## job 4738
==> flow/design.v (excerpt) <==
module ahb_lite_fir_filter(
    input clk,
          n_rst,
    input logic hsel,
    input logic [3:0] haddr,
    input logic hsize,
    input logic [1:0] htrans,
    input logic hwrite,
    input logic [15:0] hwdata,
    output logic [15:0] hrdata,
    output logic hresp
);
For scale: ~3500 cells after synthesis, roughly 44 I/O pins.
==> flow/config.mk <==
export PLATFORM = sky130hd
export DESIGN_NAME = ahb_lite_fir_filter
export DESIGN_NICKNAME = ahb_lite_fir_filter
export VERILOG_FILES = /design/flow/design.v
export SDC_FILE = /design/flow/constraint.sdc
export NUM_CORES = 4
export LEC_CHECK = 0
export CAP_MARGIN = 20
export CELL_PAD_IN_SITES_GLOBAL_PLACEMENT = 0
export CORE_MARGIN = 2
export CORE_UTILIZATION = 72
export GPL_ROUTABILITY_DRIVEN = 1
export GPL_TIMING_DRIVEN = 1
export MAX_ROUTING_LAYER = met5
export PLACE_DENSITY_LB_ADDON = 0.01
export SETUP_SLACK_MARGIN = 0.1
export SLEW_MARGIN = 35
==> flow/constraint.sdc <==
create_clock -name core_clock -period 7.62 [get_ports {clk}]
set_input_delay 1.5240 -clock core_clock [delete_from_list [all_inputs] [get_ports {clk}]]
set_output_delay 1.5240 -clock core_clock [all_outputs]
set_load 0.01 [all_outputs]
run.sh (not shown) runs the stock make flow with config.mk's settings and CLKGATE_MAP_FILE=.
Job 4738 did not make it past 5_1_grt, where a tool error ended it.
Input-level comparison between job 5675 and job 4738:
Settings: CTS_CLUSTER_SIZE now 80, previously not set; ABC_AREA now 1, previously not set; SETUP_SLACK_MARGIN now -0.3, was 0.1; HOLD_SLACK_MARGIN now 0.3, previously not set; PLACE_DENSITY_LB_ADDON now 0.21, was 0.01; CAP_MARGIN now 0, was 20; CORE_ASPECT_RATIO now 0.9, previously not set; the clock period (ns, I/O delays scaled along) now 3.37, was 7.62.
## What came out
- In the metrics for job 5675 and job 4738, the one carrying the lower mux contribution to synthesized area is job 5675.
- Of job 5675 and job 4738, it is job 5675 that has the lower distinct cell type count of the synthesized netlist.
- What ended job 5675 was a tool error in 5_1_grt; the run never finished.
- Against job 4738, overall die area in job 5675 rose slightly.
- And-or/or-and share of the synthesized area for job 5675 is lower than for job 4738.
- Job 5675 falls short of job 4738 in netlist area before placement.
- In the flow results for job 5675 and job 4738, the floorplan row count is smaller on job 5675.
- The number of cell instances after yosys synthesis reported for job 5675 is greater than that of job 4738 by about 24%.
- Going from job 4738 to job 5675, the horizontal extent of the die was found to have gone up by 13 um.
- Taking job 4738 as the reference, in job 5675 global placement routability congestion went up by about 2.8%, core utilization before placement decreased 0.45 points.
## Diff of input files: job 1692 against job 5675
Settings: SLEW_MARGIN now 20, was 35; ABC_AREA no longer set, was 1; GPL_ROUTABILITY_DRIVEN no longer set, was 1; HOLD_SLACK_MARGIN no longer set, was 0.3; GPL_TIMING_DRIVEN no longer set, was 1; CTS_CLUSTER_SIZE no longer set, was 80; CORE_ASPECT_RATIO no longer set, was 0.9; PLACE_DENSITY_LB_ADDON no longer set, was 0.21; CORE_UTILIZATION now 58, was 72; CELL_PAD_IN_SITES_GLOBAL_PLACEMENT no longer set, was 0; CAP_MARGIN now 20, was 0; SETUP_SLACK_MARGIN no longer set, was -0.3; MAX_ROUTING_LAYER no longer set, was met5; the clock period (ns, I/O delays scaled along) now 4.86, was 3.37.
Nothing crashed in job 1692 and all stages finished; the problem is that the final layout failed, the offending checks being negative setup slack.
Delta (job 1692 minus job 5675): synthesized area divided by synthesized cell count up about 23%; number of gates resized after cts up 119; final RePlAce weighted congestion down 0.093.
Going from job 5675 to job 1692, the number of cells in the yosys synthesis report was found to have gone down by 20%.
Job 1692 ends up with higher total CTS buffers than job 5675 does.
Setup changes, job 1692 to job 4819
Settings: setting GPL_ROUTABILITY_DRIVEN to 1 for the first time; setting GPL_TIMING_DRIVEN to 1 for the first time; setting CTS_CLUSTER_SIZE to 29 for the first time; changing SLEW_MARGIN from 20 to 35; setting MAX_ROUTING_LAYER to met5 for the first time; setting PLACE_DENSITY_LB_ADDON to 0.21 for the first time; changing CORE_UTILIZATION from 58 to 72; setting CELL_PAD_IN_SITES_GLOBAL_PLACEMENT to 0 for the first time; changing the clock period (ns, I/O delays scaled along) from 4.86 to 4.76.
Findings:
Job 4819 | ERROR | 5_1_grt. Number of gates given a new drive strength after cts: job 4819 > job 1692. Total setup buffers inserted after CTS, job 1692 and job 4819: lower on job 1692. As far as number of cell instances after yosys synthesis goes, job 1692 and job 4819 are indistinguishable; the numbers are identical.
The following lists how job 3056 was set up differently from job 4819:
Settings: an added SETUP_SLACK_MARGIN of -0.31; an added CORE_ASPECT_RATIO of 0.98; a change of the clock period (ns, I/O delays scaled along) from 4.76 to 3.74.
[summary]
Between job 4819 and job 3056, the flow reports number of CTS-inserted buffers decreasing by a few percent. Higher post-cts resize count goes to job 4819 over job 3056. Overall die area: job 3056 vs job 4819 — no meaningful difference. Job 3056 never completed, since it errored out during 5_1_grt. From job 4819 to job 3056 the numbers moved as follows: number of levels in the clock H-tree closely matched the old numbers, area after synthesis closely matched the old numbers, overall die height decreased by about 1% relative to the old numbers, placeable core region decreased by about 0.44% relative to the old numbers.

========
## lane 1
ahb_lite_fir_filter again, from the RTL that the note above started with.
make LEC_CHECK=0 CAP_MARGIN=20 CELL_PAD_IN_SITES_DETAIL_PLACEMENT=0 CELL_PAD_IN_SITES_GLOBAL_PLACEMENT=0 CORE_MARGIN=4 CORE_UTILIZATION=45 GPL_ROUTABILITY_DRIVEN=0 GPL_TIMING_DRIVEN=0 MAX_ROUTING_LAYER=met5 PLACE_DENSITY_LB_ADDON=0.18 SETUP_SLACK_MARGIN=-0.55 SLEW_MARGIN=35 finish   # period 6.15 ns
The flow for lane 1 finished, though final verification flagged setup timing.
Input-level comparison between lane 2 and lane 1:
Settings: clearing GPL_ROUTABILITY_DRIVEN, which used to be 0; swapping 4 for 2 in CORE_MARGIN; clearing GPL_TIMING_DRIVEN, which used to be 0; clearing CELL_PAD_IN_SITES_DETAIL_PLACEMENT, which used to be 0; clearing SETUP_SLACK_MARGIN, which used to be -0.55; clearing CELL_PAD_IN_SITES_GLOBAL_PLACEMENT, which used to be 0; clearing MAX_ROUTING_LAYER, which used to be met5; swapping 45 for 72 in CORE_UTILIZATION; clearing PLACE_DENSITY_LB_ADDON, which used to be 0.18; swapping 35 for 20 in SLEW_MARGIN; swapping 6.15 for 10.0 in the clock period (ns, I/O delays scaled along).
--- outcome ---
Lane 2: flow completed, timing, DRC and antenna clean. In lane 2 relative to lane 1, count of placed standard cells including taps had gone down by more than 10%. Lane 2 gives less routed wire length than lane 1 did. A origin of the worst setup path of FF.B1.curstate[11]$_DFF_PN0_ is what lane 1 shows, while FF.B1.curstate[18]$_DFF_PN0_ belongs to lane 2. Sequential power: higher on lane 1. Lane 2: power density of the placed cells 31% below lane 1. Compared with lane 1, lane 2 shows a lower clock skew. Lane 2 vs lane 1, critical path's slowest cell: dfrtp_1 vs or4_4. Lane 2 vs. lane 1: total power shrank by 38%; tally of clock buffers in the finished layout dropped 6. Lane 1 → lane 2: post-synth design cell area now sits at about the same level; summed area of non-filler cells in the final layout now sits lower; routed metal-1 wirelength now sits lower. Comparing transition at the pin with the smallest max-transition slack for lane 1 and lane 2, the bigger number came from lane 2.
Changes in lane 3 relative to lane 2:
Settings: an added CTS_CLUSTER_SIZE of 98; an added CTS_CLUSTER_DIAMETER of 391; a change of the clock period (ns, I/O delays scaled along) from 10.0 to 4.86.
==> results <==
Lane 3: GRT-0232 in global routing -> run aborted. Against lane 2, lane 3 comes in 487 higher on number of instances in the placed design. Post-cts resize count: lane 3 vs lane 2 up 265. Reported for lane 2 and lane 3, number of instances in the synthesized netlist turned out identical to the last digit.
#### Input delta (lane 4 over lane 3)
Settings: CORE_UTILIZATION: 72 -> 40; GPL_ROUTABILITY_DRIVEN: unset -> 0; PLACE_DENSITY_LB_ADDON: unset -> 0.26; CTS_CLUSTER_DIAMETER: 391 -> 148; CTS_CLUSTER_SIZE: 98 -> unset; the clock period (ns, I/O delays scaled along): 4.86 -> 9.0.
## What came out
NOTE horizontal die dimension lane 3->lane 4 increased by more than a quarter. Lane 4 — total of cells resized after clock tree synthesis 265 lower, lane 3 as reference. From lane 3 to lane 4, xor and xnor area share after synthesis did not move at all. Total CTS buffers ends up higher on lane 4. Die: lane 4 bigger than lane 3. Taking lane 4 over lane 3, the core box area ratio works out to 1.8. Between lane 3 and lane 4, the site row count is lower for lane 3. Lane 4 finished every step from synthesis to the final layout, and the layout passed the timing, DRC and antenna checks.
Changes in lane 5 relative to lane 4:
Settings: GPL_ROUTABILITY_DRIVEN: 0 -> unset; PLACE_DENSITY_LB_ADDON: 0.26 -> unset; CTS_CLUSTER_DIAMETER: 148 -> unset; the clock period (ns, I/O delays scaled along): 9.0 -> 10.0.
[summary]
Lane 5 vs lane 4 — clock network fraction of total power rose 0.9 points.
Looking at number of placed instances, taps included, lane 5 sits below lane 4.
Delta (lane 5 minus lane 4): final cell count lost about 0.4%, global routing met2 resource utilization shows an increase of 0.58 points.
Going from lane 4 to lane 5, met2 wire length has increased; global-route wire length before repair went down by about 0.6%.
Compared with lane 4, lane 5 shows a routing usage on met3 that is 1.2 points lower.
On logic gate share of total power, lane 4 and lane 5 are basically level.
On total power draw, lane 5 does better than lane 4.
Compared with lane 4, lane 5 ends up with a smaller final cell area.

========
ahb_lite_fir_filter again, from the RTL that the note above started with.
export LEC_CHECK = 0
export ABC_AREA = 1
export CAP_MARGIN = 20
export CORE_MARGIN = 2
export CORE_UTILIZATION = 71
export CTS_CLUSTER_DIAMETER = 243
export CTS_CLUSTER_SIZE = 15
export HOLD_SLACK_MARGIN = 0.29
export MAX_ROUTING_LAYER = met4
export PLACE_DENSITY_LB_ADDON = 0.01
export SETUP_SLACK_MARGIN = 1.61
export SLEW_MARGIN = 20
create_clock -name core_clock -period 5.56 [get_ports {clk}]
The first run did not get past 5_1_grt.
==> next run, changes <==
==> flow/config.mk (replaced) <==
export PLATFORM = sky130hd
export DESIGN_NAME = ahb_lite_fir_filter
export DESIGN_NICKNAME = ahb_lite_fir_filter
export VERILOG_FILES = /design/flow/design.v
export SDC_FILE = /design/flow/constraint.sdc
export NUM_CORES = 4
export LEC_CHECK = 0
export CAP_MARGIN = 20
export CORE_MARGIN = 2
export CORE_UTILIZATION = 64
export SLEW_MARGIN = 20
==> flow/constraint.sdc (replaced) <==
create_clock -name core_clock -period 7.84 [get_ports {clk}]
set_input_delay 1.5680 -clock core_clock [delete_from_list [all_inputs] [get_ports {clk}]]
set_output_delay 1.5680 -clock core_clock [all_outputs]
set_load 0.01 [all_outputs]
Outcome: Now the flow finished but fails on negative setup slack; synthesized area shrinks by 1.3%; die area grows by about 9%; synthesized cell count shrinks by about 20%.
Power figures rest on the tool's default switching activity, not on a simulated workload.
